==> inputs of build 5 <==
## datapath
module datapath(clk, rst, sw, seg0, seg1,seg2,seg3, mem_addr, mem_wdata, mem_we, mem_rdata);
Settings: LEC_CHECK=0, CAP_MARGIN=30, CELL_PAD_IN_SITES_DETAIL_PLACEMENT=1, CELL_PAD_IN_SITES_GLOBAL_PLACEMENT=3, CORE_ASPECT_RATIO=1.16, CORE_MARGIN=2, CORE_UTILIZATION=40, GPL_ROUTABILITY_DRIVEN=1, MAX_ROUTING_LAYER=met4, PLACE_DENSITY=0.37, SLEW_MARGIN=20, TNS_END_PERCENT=20; clock period 9.3 ns.
run.sh (not shown) runs the stock make flow with config.mk's settings and CLKGATE_MAP_FILE=.
==> build 84: changes against build 5 <==
==> flow/config.mk (replaced) <==
export PLATFORM = sky130hd
export DESIGN_NAME = datapath
export DESIGN_NICKNAME = datapath
export VERILOG_FILES = /design/flow/design.v
export SDC_FILE = /design/flow/constraint.sdc
export NUM_CORES = 4
export LEC_CHECK = 0
export CAP_MARGIN = 20
export CORE_MARGIN = 2
export CORE_UTILIZATION = 72
export CTS_CLUSTER_DIAMETER = 55
export MAX_ROUTING_LAYER = met4
export PLACE_DENSITY = 0.65
export SETUP_SLACK_MARGIN = 1.14
export SLEW_MARGIN = 20
==> comparison table <==
| item | build 5 | build 84 |
|---|---|---|
| Outcome | timing/DRC/antenna clean | aborted with a tool error |
| Failing step | - | global routing |
| YS warnings | 13 | 13 |
| Area of the core | 0.0734 sq mm | 0.0407 sq mm |
| Starting Density | 40.4% | 72.7% |
| CTS Buf Count | 42 | 41 |
| Worst setup slack before clock tree synthesis | -479 ps | -157 ps |
| Row count | 107 | 74 |
| Sum of net half-perimeters after detailed placement | 101000 microns | 84900 microns |
| Placed cells | 4331 | 3818 |
| DIE WIDTH | 257 microns | 207 microns |
| Post-CTS setup-driven buffer insertion count | 2 | 80 |
| Net count after synthesis | 3587 | 3587 |
| Final estimated routing congestion in global placement | 0.964 | 1.08 |
| Number of gates given a new drive strength after cts | 8 | 207 |
| Chip footprint | 0.0762 sq mm | 0.0428 sq mm |
| Die Y-Extent | 297 microns | 207 microns |
| Cell with the most instances after synthesis | sky130_fd_sc_hd__nand2_1 | sky130_fd_sc_hd__nand2_1 |
| Placed instance area | 0.0334 sq mm | 0.0324 sq mm |


==> v26 <==
Starting RTL as in the previous note.
clock: 9.3 ns
lec_check: 0
abc_area: 1
cap_margin: 25
cell_pad_in_sites_detail_placement: 1
cell_pad_in_sites_global_placement: 3
core_aspect_ratio: 1.12
core_margin: 2
core_utilization: 20
cts_cluster_diameter: 319
gpl_routability_driven: 0
gpl_timing_driven: 0
hold_slack_margin: 0.1
max_routing_layer: met5
min_routing_layer: met2
place_density: 0.37
slew_margin: 35
tns_end_percent: 20
==> v16 (differences from v26) <==
- ABC_AREA: 1 -> unset
- CAP_MARGIN: 25 -> 20
- CELL_PAD_IN_SITES_DETAIL_PLACEMENT: 1 -> unset
- CELL_PAD_IN_SITES_GLOBAL_PLACEMENT: 3 -> unset
- CORE_ASPECT_RATIO: 1.12 -> unset
- CORE_UTILIZATION: 20 -> 70
- CTS_CLUSTER_DIAMETER: 319 -> 59
- GPL_ROUTABILITY_DRIVEN: 0 -> unset
- GPL_TIMING_DRIVEN: 0 -> unset
- HOLD_SLACK_MARGIN: 0.1 -> unset
- MAX_ROUTING_LAYER: met5 -> met4
- MIN_ROUTING_LAYER: met2 -> unset
- PLACE_DENSITY: 0.37 -> 0.66
- SETUP_SLACK_MARGIN: unset -> 1.14
- SLEW_MARGIN: 35 -> 20
- TNS_END_PERCENT: 20 -> unset
==> v1 (differences from v26) <==
- ABC_AREA: 1 -> unset
- CAP_MARGIN: 25 -> 20
- CELL_PAD_IN_SITES_DETAIL_PLACEMENT: 1 -> unset
- CELL_PAD_IN_SITES_GLOBAL_PLACEMENT: 3 -> unset
- CORE_ASPECT_RATIO: 1.12 -> unset
- CORE_UTILIZATION: 20 -> 72
- CTS_CLUSTER_DIAMETER: 319 -> 55
- GPL_ROUTABILITY_DRIVEN: 0 -> unset
- GPL_TIMING_DRIVEN: 0 -> unset
- HOLD_SLACK_MARGIN: 0.1 -> unset
- MAX_ROUTING_LAYER: met5 -> met4
- MIN_ROUTING_LAYER: met2 -> unset
- PLACE_DENSITY: 0.37 -> unset
- PLACE_DENSITY_LB_ADDON: unset -> 0.2
- SETUP_SLACK_MARGIN: unset -> 1.14
- SLEW_MARGIN: 35 -> 20
- TNS_END_PERCENT: 20 -> unset
==> reports/results.ini <==
[worst_setup_path]
startpoint_class=flip-flop
cp_data_arrival_time_ns=9.49

[global_route]
grt-busiest-layer=met2

[sta]
rsz0062_at_grt=yes
finalHoldWorstSlack_ns=0.4930

[clocking]
cts-buffers-inserted=40

[finish]
layout.sequential_cells=342

[outcome]
outcome=complete, no violations

Source of the figures above: v16

==> reports/results.ini <==
[outcome]
outcome=complete, no violations

[clocking]
post_cts_resize_count=111
post_cts_buffers=16

[sta]
setup_tns_ns=0
finalHoldWorstSlack_ns=0.4910
rsz0062_at_grt=yes

[logic_synthesis]
netlist.area_leader.share=0.2733

[global_route]
grt-busiest-layer=met3

[job]
stage_log_warnings=60

[worst_setup_path]
cp_data_arrival_time_ns=9.72
startpoint_class=flip-flop

Source of the figures above: v26

==> reports/results.ini <==
[floorplan]
dieWidth_um=206.8
fp_util=0.7271
die_area_um2=42780

[outcome]
failed_stage=5_1_grt
outcome=aborted with a tool error
first-error=[ERROR GRT-0232] Routing congestion too high. Check the congestion heatmap in the GUI.

[clocking]
cts-buffers-inserted=43
post_cts_resize_count=129

[logic_synthesis]
simple_gate_share=0.1408
synthTopLogicFamily=adder cells

[global_route]
grt-busiest-layer=met2

Source of the figures above: v1



==> indigo <==
Starting RTL as in the previous note.
Settings: LEC_CHECK=0, CAP_MARGIN=20, CORE_MARGIN=2, CORE_UTILIZATION=70, PLACE_DENSITY_LB_ADDON=0.01, SETUP_SLACK_MARGIN=-0.45, SLEW_MARGIN=20; clock period 8.63 ns.
==> xenon: changes against indigo <==
CORE_MARGIN = 4   (was 2)
CORE_UTILIZATION = 59   (was 70)
CTS_CLUSTER_SIZE = 99   (was not set)
PLACE_DENSITY_LB_ADDON = not set   (was 0.01)
SETUP_SLACK_MARGIN = not set   (was -0.45)
==> flow/constraint.sdc (replaced) <==
create_clock -name core_clock -period 4.22 [get_ports {clk}]
set_input_delay 0.8440 -clock core_clock [delete_from_list [all_inputs] [get_ports {clk}]]
set_output_delay 0.8440 -clock core_clock [all_outputs]
set_load 0.01 [all_outputs]
==> notes <==
indigo produced a layout that fails on negative setup slack. xenon died in 5_1_grt. In area after synthesis, xenon and indigo do not differ. In xenon the die area is higher than in indigo, by about 22%. Synthesized cell count is the same in indigo and xenon.


==> build 64: inputs <==
datapath again, from the RTL that the note above started with.
make LEC_CHECK=0 CAP_MARGIN=20 CORE_MARGIN=4 CORE_UTILIZATION=70 CTS_CLUSTER_DIAMETER=360 CTS_CLUSTER_SIZE=24 PLACE_DENSITY_LB_ADDON=0.01 SETUP_SLACK_MARGIN=0.87 SLEW_MARGIN=20 finish   # period 3.05 ns
==> trial 70 (differences from build 64) <==
Settings changed: CORE_MARGIN 4 to 2, CORE_UTILIZATION 70 to 72, CTS_CLUSTER_DIAMETER 360 to not set, CTS_CLUSTER_SIZE 24 to not set, MAX_ROUTING_LAYER set to met4, SETUP_SLACK_MARGIN 0.87 to -0.45.
==> flow/constraint.sdc (replaced) <==
create_clock -name core_clock -period 8.86 [get_ports {clk}]
set_input_delay 1.7720 -clock core_clock [delete_from_list [all_inputs] [get_ports {clk}]]
set_output_delay 1.7720 -clock core_clock [all_outputs]
set_load 0.01 [all_outputs]
==> trial 48 (differences from build 64) <==
Settings changed: CORE_MARGIN 4 to 2, CORE_UTILIZATION 70 to 72, CTS_CLUSTER_DIAMETER 360 to 337, CTS_CLUSTER_SIZE 24 to 81, MAX_ROUTING_LAYER set to met4, SETUP_SLACK_MARGIN 0.87 to not set.
==> flow/constraint.sdc (replaced) <==
create_clock -name core_clock -period 7.78 [get_ports {clk}]
set_input_delay 1.5560 -clock core_clock [delete_from_list [all_inputs] [get_ports {clk}]]
set_output_delay 1.5560 -clock core_clock [all_outputs]
set_load 0.01 [all_outputs]
==> build 83 (differences from build 64) <==
Settings changed: CORE_UTILIZATION 70 to 35, CTS_CLUSTER_DIAMETER 360 to not set, CTS_CLUSTER_SIZE 24 to not set, PLACE_DENSITY_LB_ADDON 0.01 to not set, SETUP_SLACK_MARGIN 0.87 to not set.
==> flow/constraint.sdc (replaced) <==
create_clock -name core_clock -period 9.1 [get_ports {clk}]
set_input_delay 1.8200 -clock core_clock [delete_from_list [all_inputs] [get_ports {clk}]]
set_output_delay 1.8200 -clock core_clock [all_outputs]
set_load 0.01 [all_outputs]
==> qor summary <==
                                                                               build 83                   build 64                   trial 48                        trial 70
Crit path DRT                                                                   9.51 ns                          -                          -                         9.31 ns
Post-CTS Setup Repair Bufs                                                            4                          -                         56                               1
Crit-path max cell delay                                                        0.52 ns                          -                          -                         0.56 ns
Initial core utilization                                                          0.353                      0.708                      0.727                           0.727
Setup slack at placement                                                      -0.793 ns                   -5.98 ns                   -1.14 ns                       -0.885 ns
Outcome                                                        timing/DRC/antenna clean  aborted with a tool error  aborted with a tool error                 failed layout checks
Last stage reached                                                                    -                    4_1_cts                    5_1_grt                               -
Layout check failures                                                                 -                          -                          -                    setup timing
Die Height                                                                       299 um                     214 um                     207 um                          207 um
Destination of the critical timing path                  alu_inst.mul_accumulator.Q[15]                          -                          -  alu_inst.mul_accumulator.Q[15]
Number of well taps                                                                1134                          -                          -                             532
Overall via count from detail_route                                               27.3k                          -                          -                           29.9k
Final hold vios                                                                       0                          -                          -                               0
Cells on worst reg2reg path                                                          34                          -                          -                              36
Remaining antenna violation count                                                     0                          -                          -                               0
Wire length after detailed routing                                            118000 um                          -                          -                       121000 um
Met3 wire len                                                                  14000 um                          -                          -                        19600 um
Number of iterations in the first detailed-routing pass                               9                          -                          -                              17
Half-perimeter wire length after placement                                     83900 um                  105000 um                   88100 um                        84600 um
Post-Route M1 WL                                                               46800 um                          -                          -                        37400 um
